Setup of try-harbor:
Design pit, start of the top module:
module pit(
	input               clk,
	input               rst_n,
	output              irq,
	input       [2:0]   io_address,
	input               io_read,
	output reg  [7:0]   io_readdata,
	input               io_write,
	input       [7:0]   io_writedata,
	output              speaker_out,
	input      [27:0]   clock_rate
);
For scale: ~2,500 cells after synthesis, about 320 flip-flops.
clock: 5.68 ns
lec_check: 0
abc_area: 1
cap_margin: 10
core_aspect_ratio: 1.26
core_margin: 2
core_utilization: 40
cts_cluster_size: 86
hold_slack_margin: 0.17
min_routing_layer: met1
slew_margin: 30
tns_end_percent: 5
run.sh (not shown) runs the stock make flow with config.mk's settings and CLKGATE_MAP_FILE=.
> inputs changed (try-harbor -> try-yarrow)
Settings: a change of CAP_MARGIN from 10 to 20; a deleted ABC_AREA that had been 1; a change of MIN_ROUTING_LAYER from met1 to met2; a deleted HOLD_SLACK_MARGIN that had been 0.17; a change of SLEW_MARGIN from 30 to 20; a deleted CTS_CLUSTER_SIZE that had been 86; a deleted CORE_ASPECT_RATIO that had been 1.26; a change of the clock period (ns, I/O delays scaled along) from 5.68 to 10.0.
Findings:
On clock network power share, try-yarrow and try-harbor are neck and neck. Taking try-harbor as the reference, in try-yarrow yosys synthesis chip area saw a decrease, post-synthesis to final-layout area growth dropped 0.18 points. Compare try-yarrow and try-harbor | worst hold slack lower: try-harbor. Signal arrival time at the worst endpoint is lower on try-harbor. Count of standard-cell rows (lower): try-yarrow.
Relative to try-yarrow, the following input files were edited for try-delta:
Settings: CORE_ASPECT_RATIO newly set to 0.51; MIN_ROUTING_LAYER changed from met2 to met1; the clock period (ns, I/O delays scaled along) changed from 10.0 to 5.68.
==> results <==
try-delta against try-yarrow: setup slack lower; internal cell power has increased; number of fill cells lost 0.66%; power density normalized to cell area went up 150 nW/um^2; cell count closely matched the old numbers. On final instance area, try-delta tracks try-yarrow almost exactly. Delta (try-delta minus try-yarrow): logic gate share of total power saw an increase; part of the power in the clock network decreased 0.6 points; number of tap instances rose 3; share of cell area taken by flip-flops and latches neither gained nor lost much.
Relative to try-delta, the following input files were edited for try-quartz:
Settings: CELL_PAD_IN_SITES_DETAIL_PLACEMENT: unset -> 2; TNS_END_PERCENT: 5 -> unset; CORE_ASPECT_RATIO: 0.51 -> unset; MIN_ROUTING_LAYER: met1 -> unset; the clock period (ns, I/O delays scaled along): 5.68 -> 3.56.
--- outcome ---
- Although try-quartz finished all stages, its layout failed final checks on capacitance limit, slew limit, setup timing.
- try-delta reached the final stage; the timing, design-rule and antenna checks on its layout passed.
- The lower final core utilization came out of try-delta.
- Across both runs, required time at the worst-slack endpoint was lower for try-quartz than for try-delta.
- Against try-delta, try-quartz comes in 1 higher on number of diodes added for antenna fixing.
- Relative to try-delta, the met1 global-route usage of try-quartz is higher by 12 points.
- Cmp try-quartz and try-delta / register share of the cell area / lower: try-quartz
- The run showing the greater final non-filler cell area is try-quartz.
- The launch point of the worst path comes out pit_counter_1.counter[0] in one run and sum[1] in the other, namely in try-quartz and try-delta respectively.
- Looking at total of clock buffers placed in the layout across try-quartz and try-delta, the one that comes out lower is try-delta.
- | setup slack | higher: try-delta |
- Diff try-delta -> try-quartz | non-clock buffer count | up by more than 100%

========
pit again, from the RTL that the note above started with.
make LEC_CHECK=0 CAP_MARGIN=35 CELL_PAD_IN_SITES_DETAIL_PLACEMENT=0 CELL_PAD_IN_SITES_GLOBAL_PLACEMENT=3 CORE_MARGIN=2 CORE_UTILIZATION=58 GPL_ROUTABILITY_DRIVEN=1 MAX_ROUTING_LAYER=met4 MIN_ROUTING_LAYER=met2 SLEW_MARGIN=10 TNS_END_PERCENT=15 finish   # period 3.99 ns
The baseline died in 3_1_place_gp_skip_io with GPL-0301.
Next try:
CAP_MARGIN = 20   (was 35)
CELL_PAD_IN_SITES_DETAIL_PLACEMENT = not set   (was 0)
CELL_PAD_IN_SITES_GLOBAL_PLACEMENT = not set   (was 3)
CORE_UTILIZATION = 51   (was 58)
GPL_ROUTABILITY_DRIVEN = not set   (was 1)
MAX_ROUTING_LAYER = not set   (was met4)
MIN_ROUTING_LAYER = not set   (was met2)
SLEW_MARGIN = 20   (was 10)
TNS_END_PERCENT = not set   (was 15)
clock period = 6.05 ns   (was 3.99 ns; I/O delays follow)
The changed run completed without violations.
Die size goes up by 13%.
Synthesized cell count does not change.
Area after synthesis is unchanged.
Next try:
CORE_UTILIZATION = 50   (was 51)
SETUP_SLACK_MARGIN = 1.08   (was not set)
clock period = 4.26 ns   (was 6.05 ns; I/O delays follow)
The changed run passed the timing, design-rule and antenna checks. Worst setup slack loses 0.32 ns. Cell area went up by about 5%. Utilization went up by 1.4 points. Cell count went up by about 2.7%. Wire length went up by 6.6%. Total power went up by 44%. Non-clock buffer count went up by 68. Synthesized area does not change. Maximum frequency went up by about 40%. Global-route usage went up by 1.3 points.
Next try:
CORE_UTILIZATION = 40   (was 50)
SETUP_SLACK_MARGIN = not set   (was 1.08)
clock period = 10.0 ns   (was 4.26 ns; I/O delays follow)
Outcome: Area after synthesis stays the same. Power went down by well over a third. First-iteration DRC count went up by roughly a tenth. Via count went down by a few percent. Maximum frequency went down by a quarter to a third. Core utilization went down by 14 points. Sequential cell count is unchanged.
Next try:
CORE_UTILIZATION = 70   (was 40)
CTS_CLUSTER_SIZE = 14   (was not set)
clock period = 3.51 ns   (was 10.0 ns; I/O delays follow)
Effect: The new run finished with setup timing left; maximum frequency grows by a quarter to a third; sequential share of layout area came out lower by 1.7 points; worst setup slack loses 5.2 ns; routed wire length went up by a few percent; power went up to 3.2 times its value; hold slack loses 0.0079 ns; design area went up by a few percent; clock skew falls by 0.0037 ns; register-to-register slack loses 5.2 ns; global-route usage grows by 15 points; synthesized cell count does not change.
Next try:
CORE_UTILIZATION = 40   (was 70)
CTS_CLUSTER_SIZE = not set   (was 14)
SETUP_SLACK_MARGIN = 0.68   (was not set)
clock period = 5.47 ns   (was 3.51 ns; I/O delays follow)
- The changed run finished clean
- clock skew increases by 0.0088 ns
- wire length decreases by 6.8%
- clock power decreases by 28%
- sequential share of layout area increases by 1.5 points
- worst setup slack is better by 1.6 ns

========
run 1:
pit again, from the RTL that the note above started with.
// pit
module pit(
	input               clk,
	input               rst_n,
	output              irq,
	input       [2:0]   io_address,
	input               io_read,
	output reg  [7:0]   io_readdata,
	input               io_write,
	input       [7:0]   io_writedata,
	output              speaker_out,
	input      [27:0]   clock_rate
);
reg [27:0] clk_rate;
always @(posedge clk) clk_rate <= clock_rate;
reg ce_system_counter;
reg [27:0] sum;
always @(posedge clk) begin : system_counter
	reg [27:0] sum_next;
	sum_next = sum + 28'd2386362;  
	ce_system_counter <= 1'b0;
	if(rst_n == 1'b0) sum <= 28'd0;
	else if(sum_next >= clk_rate) begin
		sum <= sum_next - clk_rate;
		ce_system_counter <= 1'b1;
	end
	else sum <= sum_next;
end
reg system_clock;
always @(posedge clk) begin
    if(rst_n == 1'b0)           system_clock <= 1'b0;
    else if(ce_system_counter)  system_clock <= ~system_clock;
end
always @(posedge clk) if(io_read) io_readdata <=
    (io_read && io_address == 0) ? counter_0_readdata :
    (io_read && io_address == 1) ? counter_1_readdata :
    (io_read && io_address == 2) ? counter_2_readdata :
    (io_read && io_address[2])   ? { 2'b0, spk_out, counter_1_toggle, 2'b0, speaker_enable, speaker_gate } :
                                     8'd0;  
reg [5:0] counter_1_cnt;
always @(posedge clk) begin
    if(rst_n == 1'b0)                                       counter_1_cnt <= 6'd0;
  ...
export LEC_CHECK = 0
export CAP_MARGIN = 20
export CELL_PAD_IN_SITES_DETAIL_PLACEMENT = 0
export CELL_PAD_IN_SITES_GLOBAL_PLACEMENT = 3
export CORE_MARGIN = 2
export CORE_UTILIZATION = 58
export GPL_ROUTABILITY_DRIVEN = 0
export MAX_ROUTING_LAYER = met4
export MIN_ROUTING_LAYER = met2
export SLEW_MARGIN = 20
create_clock -name core_clock -period 5.72 [get_ports {clk}]
FAIL run 1 @ global placement without I/O (3_1_place_gp_skip_io): tool exited with error
Modified inputs, run 2 compared to run 1
- GPL_ROUTABILITY_DRIVEN: 0 -> unset
- CORE_UTILIZATION: 58 -> 41
- CELL_PAD_IN_SITES_DETAIL_PLACEMENT: 0 -> unset
- MIN_ROUTING_LAYER: met2 -> unset
- MAX_ROUTING_LAYER: met4 -> unset
- CELL_PAD_IN_SITES_GLOBAL_PLACEMENT: 3 -> unset
- the clock period (ns, I/O delays scaled along): 5.72 -> 5.47
Findings:
Having completed the whole flow, run 2 delivered a layout that passed the timing, design-rule and antenna checks. Width of the chip for run 2: 33 microns up relative to run 1. Delta (run 2 minus run 1): chip footprint rose by 40%, core utilization at floorplan went down, yosys-reported design area after synthesis about even.
Setup changes, run 2 to run 3
- an added SETUP_SLACK_MARGIN of 2.44
- an added PLACE_DENSITY of 0.35
- a change of CORE_UTILIZATION from 41 to 72
- a change of the clock period (ns, I/O delays scaled along) from 5.47 to 9.45
### Flow results
Average detailed-routed wire length per instance of run 3 exceeds that of run 2 by a few percent. Going from run 2 to run 3, vias per cell increased 14%; post-layout worst setup margin increased 3.81 ns; power attributed to sequential cells decreased 42%. Routed via count in run 3 is 703 higher than in run 2. The final reports for run 3 and run 2 show proportion of power drawn by combinational gates higher in the former.
## Diff of input files: run 4 against run 3
- a change of CORE_UTILIZATION from 72 to 40
- a deleted SETUP_SLACK_MARGIN that had been 2.44
- a deleted PLACE_DENSITY that had been 0.35
- a change of the clock period (ns, I/O delays scaled along) from 9.45 to 5.47
==> results <==
When run 4 is measured against run 3, its combinational share of power turns out 1.8 points lower.
When the final numbers for run 3 and run 4 were put side by side, the maximum fanout count along the critical path turned out to be smaller in run 4.
STATUS worst hold-check slack: run 4 loses against run 3
Run 4 ends up with a cell count of the worst reg-to-reg path that is 1 lower than in run 3.
Run 4 did not stop at any stage, and its layout met the timing, design-rule and antenna checks.
Run 3 → run 4: largest net degree at the start of global routing shows a reduction of 27; logic gate fraction of the total cell area dropped 1.6 points; final-stage net count went up by 0.49%.
Compared with run 3, in run 4 utilization saw a decrease, cell depth of the worst setup path saw a decrease.

========
Setup of run A:
Starting RTL as in the previous note.
make LEC_CHECK=0 ABC_AREA=1 CAP_MARGIN=20 CORE_ASPECT_RATIO=0.51 CORE_MARGIN=2 CORE_UTILIZATION=40 CTS_CLUSTER_SIZE=86 HOLD_SLACK_MARGIN=0.17 MIN_ROUTING_LAYER=met1 SLEW_MARGIN=20 TNS_END_PERCENT=5 finish   # period 5.68 ns
Relative to run A, the following input files were edited for run B:
# run A
export LEC_CHECK = 0
export ABC_AREA = 1
export CAP_MARGIN = 20
export CORE_ASPECT_RATIO = 0.51
export CORE_MARGIN = 2
export CORE_UTILIZATION = 40
export CTS_CLUSTER_SIZE = 86
export HOLD_SLACK_MARGIN = 0.17
export MIN_ROUTING_LAYER = met1
export SLEW_MARGIN = 20
export TNS_END_PERCENT = 5
create_clock -name core_clock -period 5.68 [get_ports {clk}]
# run B
export LEC_CHECK = 0
export CAP_MARGIN = 20
export CORE_MARGIN = 2
export CORE_UTILIZATION = 18
export SLEW_MARGIN = 20
create_clock -name core_clock -period 11.3 [get_ports {clk}]
### Flow results
- Going from run A to run B, final-layout clock buffer total grows by 31%.
- Summary: with run A as the reference, chip area estimate from yosys synthesis in run B moved down slightly.
- Run B ended with more average instance area after synthesis than run A.
- Total power of run B is lower than that of run A.
- Number of buffers and inverters on the critical path delta for run B relative to run A: 1 lower
- Taking run B over run A, the core outline area ratio works out to 2.2.
- Run B vs. run A: total CTS buffers went up by 20%.
### run B -> run C
# run B
export LEC_CHECK = 0
export CAP_MARGIN = 20
export CORE_MARGIN = 2
export CORE_UTILIZATION = 18
export SLEW_MARGIN = 20
create_clock -name core_clock -period 11.3 [get_ports {clk}]
# run C
export LEC_CHECK = 0
export ABC_AREA = 1
export CAP_MARGIN = 20
export CORE_MARGIN = 2
export CORE_UTILIZATION = 60
export CTS_CLUSTER_SIZE = 96
export SLEW_MARGIN = 20
create_clock -name core_clock -period 6.05 [get_ports {clk}]
## What came out
- Per the comparison of run C with run B, worst-case setup slack after placement went down 4.36 ns, sequential power increased by about 90% relative to the old numbers, number of clock buffers in the layout higher, register fraction of the total cell area picked up an extra 1.6 points.

========
pit again, from the RTL that the note above started with.
clock: 4.23 ns
lec_check: 0
cap_margin: 20
core_aspect_ratio: 0.58
core_margin: 3
core_utilization: 72
gpl_routability_driven: 0
min_routing_layer: met1
place_density: 0.36
setup_slack_margin: 1.15
slew_margin: 20
The starting point produced a layout that fails on setup timing.
Change:
==> flow/config.mk (replaced) <==
export PLATFORM = sky130hd
export DESIGN_NAME = pit
export DESIGN_NICKNAME = pit
export VERILOG_FILES = /design/flow/design.v
export SDC_FILE = /design/flow/constraint.sdc
export NUM_CORES = 4
export LEC_CHECK = 0
export CAP_MARGIN = 20
export CORE_MARGIN = 2
export CORE_UTILIZATION = 72
export PLACE_DENSITY = 0.67
export SLEW_MARGIN = 20
==> flow/constraint.sdc (replaced) <==
create_clock -name core_clock -period 9.45 [get_ports {clk}]
set_input_delay 1.8900 -clock core_clock [delete_from_list [all_inputs] [get_ports {clk}]]
set_output_delay 1.8900 -clock core_clock [all_outputs]
set_load 0.01 [all_outputs]
After rerunning:
- With this change the flow finished with timing, DRC and antenna clean
- routed wire length fell by 30%
- setup slack gets better by 5.1 ns
- cell area fell by about 9%
- sequential share of layout area rose by 2.9 points
- total power fell by 63%
Change:
--- a/flow/config.mk
+++ b/flow/config.mk
@@ -6,7 +6,9 @@
 export NUM_CORES = 4
 export LEC_CHECK = 0
+export ABC_AREA = 1
 export CAP_MARGIN = 20
 export CORE_MARGIN = 2
 export CORE_UTILIZATION = 72
-export PLACE_DENSITY = 0.67
+export CTS_CLUSTER_DIAMETER = 153
+export PLACE_DENSITY = 0.35
 export SLEW_MARGIN = 20
==> flow/constraint.sdc (replaced) <==
create_clock -name core_clock -period 3.28 [get_ports {clk}]
set_input_delay 0.6560 -clock core_clock [delete_from_list [all_inputs] [get_ports {clk}]]
set_output_delay 0.6560 -clock core_clock [all_outputs]
set_load 0.01 [all_outputs]
With this change the flow produced a layout that fails on setup timing.
First-iteration DRC count increases by a quarter to a third.
Area after synthesis went up slightly.
Worst hold slack got worse by 0.0057 ns.
Change:
==> flow/config.mk (replaced) <==
export PLATFORM = sky130hd
export DESIGN_NAME = pit
export DESIGN_NICKNAME = pit
export VERILOG_FILES = /design/flow/design.v
export SDC_FILE = /design/flow/constraint.sdc
export NUM_CORES = 4
export LEC_CHECK = 0
export CAP_MARGIN = 20
export CORE_MARGIN = 2
export CORE_UTILIZATION = 65
export SLEW_MARGIN = 20
==> flow/constraint.sdc (replaced) <==
create_clock -name core_clock -period 5.12 [get_ports {clk}]
set_input_delay 1.0240 -clock core_clock [delete_from_list [all_inputs] [get_ports {clk}]]
set_output_delay 1.0240 -clock core_clock [all_outputs]
set_load 0.01 [all_outputs]
Outcome: Now the flow completed with no timing, DRC or antenna violations. Routed wire length is lower by about a fifth. Count of clock-buffer cells in the layout is higher by 7. Cell area is lower by a little under a tenth. Hold slack loses 0.0049 ns. First-iteration DRC count is lower by a quarter to a third. Maximum frequency is lower by about a fifth. Non-clock buffer count is lower by 117. Total power is lower by well over a third.
Change:
--- a/flow/config.mk
+++ b/flow/config.mk
@@ -6,6 +6,8 @@
 export NUM_CORES = 4
 export LEC_CHECK = 0
+export ABC_AREA = 1
 export CAP_MARGIN = 20
 export CORE_MARGIN = 2
-export CORE_UTILIZATION = 65
+export CORE_UTILIZATION = 72
+export PLACE_DENSITY = 0.4
 export SLEW_MARGIN = 20
==> flow/constraint.sdc (replaced) <==
create_clock -name core_clock -period 3.62 [get_ports {clk}]
set_input_delay 0.7240 -clock core_clock [delete_from_list [all_inputs] [get_ports {clk}]]
set_output_delay 0.7240 -clock core_clock [all_outputs]
set_load 0.01 [all_outputs]
This time the run reached the layout checks and failed them: setup timing.
Area after synthesis went up by 0.42%.
Hold slack degrades by 0.011 ns.
Combinational power rises by 83%.
Clock-buffer cell count drops by 8.
Wire length came out higher by 13%.
Power climbs by 54%.
Change:
--- a/flow/config.mk
+++ b/flow/config.mk
@@ -10,4 +10,5 @@
 export CORE_MARGIN = 2
 export CORE_UTILIZATION = 72
+export CTS_CLUSTER_SIZE = 97
 export PLACE_DENSITY = 0.4
 export SLEW_MARGIN = 20
==> flow/constraint.sdc (replaced) <==
create_clock -name core_clock -period 3.04 [get_ports {clk}]
set_input_delay 0.6080 -clock core_clock [delete_from_list [all_inputs] [get_ports {clk}]]
set_output_delay 0.6080 -clock core_clock [all_outputs]
set_load 0.01 [all_outputs]
Outcome:
- The new run finished but fails on setup timing
- die size stays the same
- sequential power is higher by about a fifth
- clock skew rose by 0.020 ns
- synthesized area is unchanged
- wire length increases by a quarter to a third
- worst hold slack improves by 0.020 ns
- cell area rises by a few percent
- register-to-register slack loses 1.3 ns
- total power came out higher by well over a third
- non-clock buffer count goes up by 128
- synthesized cell count stays the same
Power is estimated from default activity; no workload was simulated.
